## maple
## compff8
module compff8(ce,clk,xg1,imgg1,xg2,imgg2,xg3,imgg3,xg4,imgg4,xg5,imgg5,xg6,imgg6,xg7,imgg7,xg8,imgg8,yh1,imgh1,yh2,imgh2,yh3,imgh3,yh4,imgh4,yh5,imgh5,yh6,imgh6,yh7,imgh7,yh8,imgh8);
input ce,clk;
input signed[15:0] xg1,imgg1,xg2,imgg2,xg3,imgg3,xg4,imgg4,xg5,imgg5,xg6,imgg6,xg7,imgg7,xg8,imgg8;
output reg signed[15:0] yh1,imgh1,yh2,imgh2,yh3,imgh3,yh4,imgh4,yh5,imgh5,yh6,imgh6,yh7,imgh7,yh8,imgh8;
wire signed [15:0] ya[7:0],imga[7:0];
compff4 b1(ce,clk,xg1,imgg1,xg3,imgg3,xg5,imgg5,xg7,imgg7,ya[0],imga[0],ya[1],imga[1],ya[2],imga[2],ya[3],imga[3]);
compff4 b2(ce,clk,xg2,imgg2,xg4,imgg4,xg6,imgg6,xg8,imgg8,ya[4],imga[4],ya[5],imga[5],ya[6],imga[6],ya[7],imga[7]);
function signed [15:0] m707;
input signed [15:0] s;
reg signed [31:0] p;
begin
p = s * 32'sd23167 + 32'sd16384;
m707 = p[30:15];
end
endfunction
always @(posedge clk)                
begin
yh1 <= ya[0] + ya[4]  ;
imgh1 <= imga[0] + imga[4] ;
yh2 <= ya[1]+ m707(ya[5] + imga[5]) ;
imgh2 <= imga[1]+ m707(imga[5] - ya[5]) ;
yh3 <= ya[2] + imga[6];
imgh3 <= imga[2] - ya[6];
yh4 <= ya[3] + m707(imga[7] - ya[7]);
imgh4 <= imga[3] - m707(ya[7] + imga[7]);
yh5 <= ya[0] - ya[4];
imgh5 <= imga[0] - imga[4];
yh6 <= ya[1] - m707(ya[5] + imga[5]);
imgh6 <= imga[1] + m707( ya[5] - imga[5]);
yh7 <= ya[2] - imga[6];
imgh7 <= imga[2] + ya[6];
yh8 <= ya[3] + m707(ya[7] - imga[7]);
imgh8 <= imga[3] + m707(ya[7] + imga[7]);
end
endmodule
Settings: LEC_CHECK=0, ABC_AREA=1, CAP_MARGIN=20, CORE_MARGIN=2, CORE_UTILIZATION=72, CTS_CLUSTER_DIAMETER=98, SLEW_MARGIN=20; clock period 8.24 ns.
run.sh (not shown) runs the stock make flow with config.mk's settings and CLKGATE_MAP_FILE=.
Every stage of maple finished as expected; the final checks, on the other hand, flagged negative setup slack, which means the layout fails.
diff inputs: maple => delta
Settings: ABC_AREA: 1 -> unset; CTS_CLUSTER_DIAMETER: 98 -> unset; CTS_CLUSTER_SIZE: unset -> 57; CORE_UTILIZATION: 72 -> 68; HOLD_SLACK_MARGIN: unset -> 0.29; the clock period (ns, I/O delays scaled along): 8.24 -> 9.0.
Findings:
Summary of delta over maple: maximum count of clock buffers along a single path comparable; setup slack after placement fell 0.72 ns; instance count of the mapped netlist went down.
Compared with maple, in delta floorplan die width lower, total cells reported by yosys after synthesis lower.
In the summary table, delta is marked failed, with error GRT-0232 raised in global routing.

---

## the previous run
Starting RTL as in the previous note.
==> flow/config.mk <==
export PLATFORM = sky130hd
export DESIGN_NAME = compff8
export DESIGN_NICKNAME = compff8
export VERILOG_FILES = /design/flow/design.v
export SDC_FILE = /design/flow/constraint.sdc
export NUM_CORES = 4
export LEC_CHECK = 0
export CAP_MARGIN = 20
export CORE_MARGIN = 2
export CORE_UTILIZATION = 68
export CTS_CLUSTER_SIZE = 24
export MAX_ROUTING_LAYER = met4
export SLEW_MARGIN = 20
==> flow/constraint.sdc <==
create_clock -name core_clock -period 9.0 [get_ports {clk}]
set_input_delay 1.8000 -clock core_clock [delete_from_list [all_inputs] [get_ports {clk}]]
set_output_delay 1.8000 -clock core_clock [all_outputs]
set_load 0.01 [all_outputs]
Run status, the previous run: aborted in 5_1_grt, error ODB-0269
Here is what was changed in the inputs of the current run compared with the previous run.
Settings: a change of CTS_CLUSTER_SIZE from 24 to 57; a deleted MAX_ROUTING_LAYER that had been met4; a change of CORE_UTILIZATION from 68 to 66; a change of the clock period (ns, I/O delays scaled along) from 9.0 to 8.98.
### Flow results
- Between the current run and the previous run, the difference in number of instances in the placed design is negligible.
- Cmp the current run vs the previous run: initial cell density of the core lower in the current run
- Share of flip-flops with an asynchronous set or reset after synthesis: the current run vs the previous run identical
- ~same number of top-level design ports in the current run and the previous run
- Area of the core, the current run and the previous run: larger value in the current run
- The current run completed end to end; final checks failed (setup timing).
- Number of gates resized after CTS (the current run over the previous run): increase, about 8%
- The current run vs the previous run: chip width up slightly
- Diff the current run and the previous run: die area lower in the previous run
- Diff the current run..the previous run | cell count after synthesis | unchanged

---

run 1:
compff8 again, from the RTL that the note above started with.
export LEC_CHECK = 0
export CAP_MARGIN = 20
export CORE_MARGIN = 2
export CORE_UTILIZATION = 70
export CTS_CLUSTER_SIZE = 55
export HOLD_SLACK_MARGIN = 0.3
export SETUP_SLACK_MARGIN = -0.61
export SLEW_MARGIN = 20
create_clock -name core_clock -period 9.03 [get_ports {clk}]
Run 1: complete, dirty (antenna violations, negative setup slack)
Input-level comparison between run 2 and run 1:
# run 1
export LEC_CHECK = 0
export CAP_MARGIN = 20
export CORE_MARGIN = 2
export CORE_UTILIZATION = 70
export CTS_CLUSTER_SIZE = 55
export HOLD_SLACK_MARGIN = 0.3
export SETUP_SLACK_MARGIN = -0.61
export SLEW_MARGIN = 20
create_clock -name core_clock -period 9.03 [get_ports {clk}]
# run 2
export LEC_CHECK = 0
export CAP_MARGIN = 20
export CORE_MARGIN = 2
export CORE_UTILIZATION = 62
export SLEW_MARGIN = 20
create_clock -name core_clock -period 11.2 [get_ports {clk}]
Findings:
Lower total of clock buffers placed in the layout goes to run 1 over run 2.
Run 2 has completed all stages; timing, DRC and antenna checks passed.
Between run 1 and run 2, the flow reports number of cells on the critical path decreasing by more than 10%.
Higher layout overhead on the synthesized area among run 2 and run 1: run 1
Changes observed in run 2 relative to run 1: count of standard-cell rows now larger, non-clock buffer count now smaller.
[inputs] run 3 vs run 2
# run 2
export LEC_CHECK = 0
export CAP_MARGIN = 20
export CORE_MARGIN = 2
export CORE_UTILIZATION = 62
export SLEW_MARGIN = 20
create_clock -name core_clock -period 11.2 [get_ports {clk}]
# run 3
export LEC_CHECK = 0
export CAP_MARGIN = 20
export CORE_MARGIN = 2
export CORE_UTILIZATION = 31
export SLEW_MARGIN = 20
create_clock -name core_clock -period 11.2 [get_ports {clk}]
Results
Summary of run 3 over run 2: global-route wire length before repair picked up an extra 4.8%; final-layout fill cell count +about 160%; hold-critical path depth went up; global-route usage down 15 points; die size now sits higher. Going from run 2 to run 3, final critical path time including I/O delays and setup has decreased; number of buffers added by the clock tree synthesis step increased by about 3.5% relative to the old numbers; core occupancy in the finished layout dropped 34 points. From run 2 to run 3 the numbers moved as follows: count of antenna diodes in the layout up 104, critical path arrival down 280 ps.
Input-level comparison between run 4 and run 3:
# run 3
export LEC_CHECK = 0
export CAP_MARGIN = 20
export CORE_MARGIN = 2
export CORE_UTILIZATION = 31
export SLEW_MARGIN = 20
create_clock -name core_clock -period 11.2 [get_ports {clk}]
# run 4
export LEC_CHECK = 0
export ABC_AREA = 1
export CAP_MARGIN = 20
export CORE_MARGIN = 2
export CORE_UTILIZATION = 66
export SLEW_MARGIN = 20
create_clock -name core_clock -period 9.6 [get_ports {clk}]
Findings:
Between run 4 and run 3, it is run 4 whose data arrival time of the worst path is lower, by 1060 ps.
Run 3 -> run 4: cell count increased by a few percent
Taking run 3 as the reference point, the total via count in the routed design of run 4 rises by 19900.
Per the comparison of run 4 with run 3, fmax picked up an extra about 12%, number of antenna violations at the first check in global routing lower, setup slack decreased 480 ps, wire length up about 24%, clock transition time at the flip-flop clock pins of the worst setup and hold paths roughly the same.
| final worst hold slack | higher: run 4 |
The combinational share of cell area in run 4 sits 2.7 points above the value recorded for run 3.
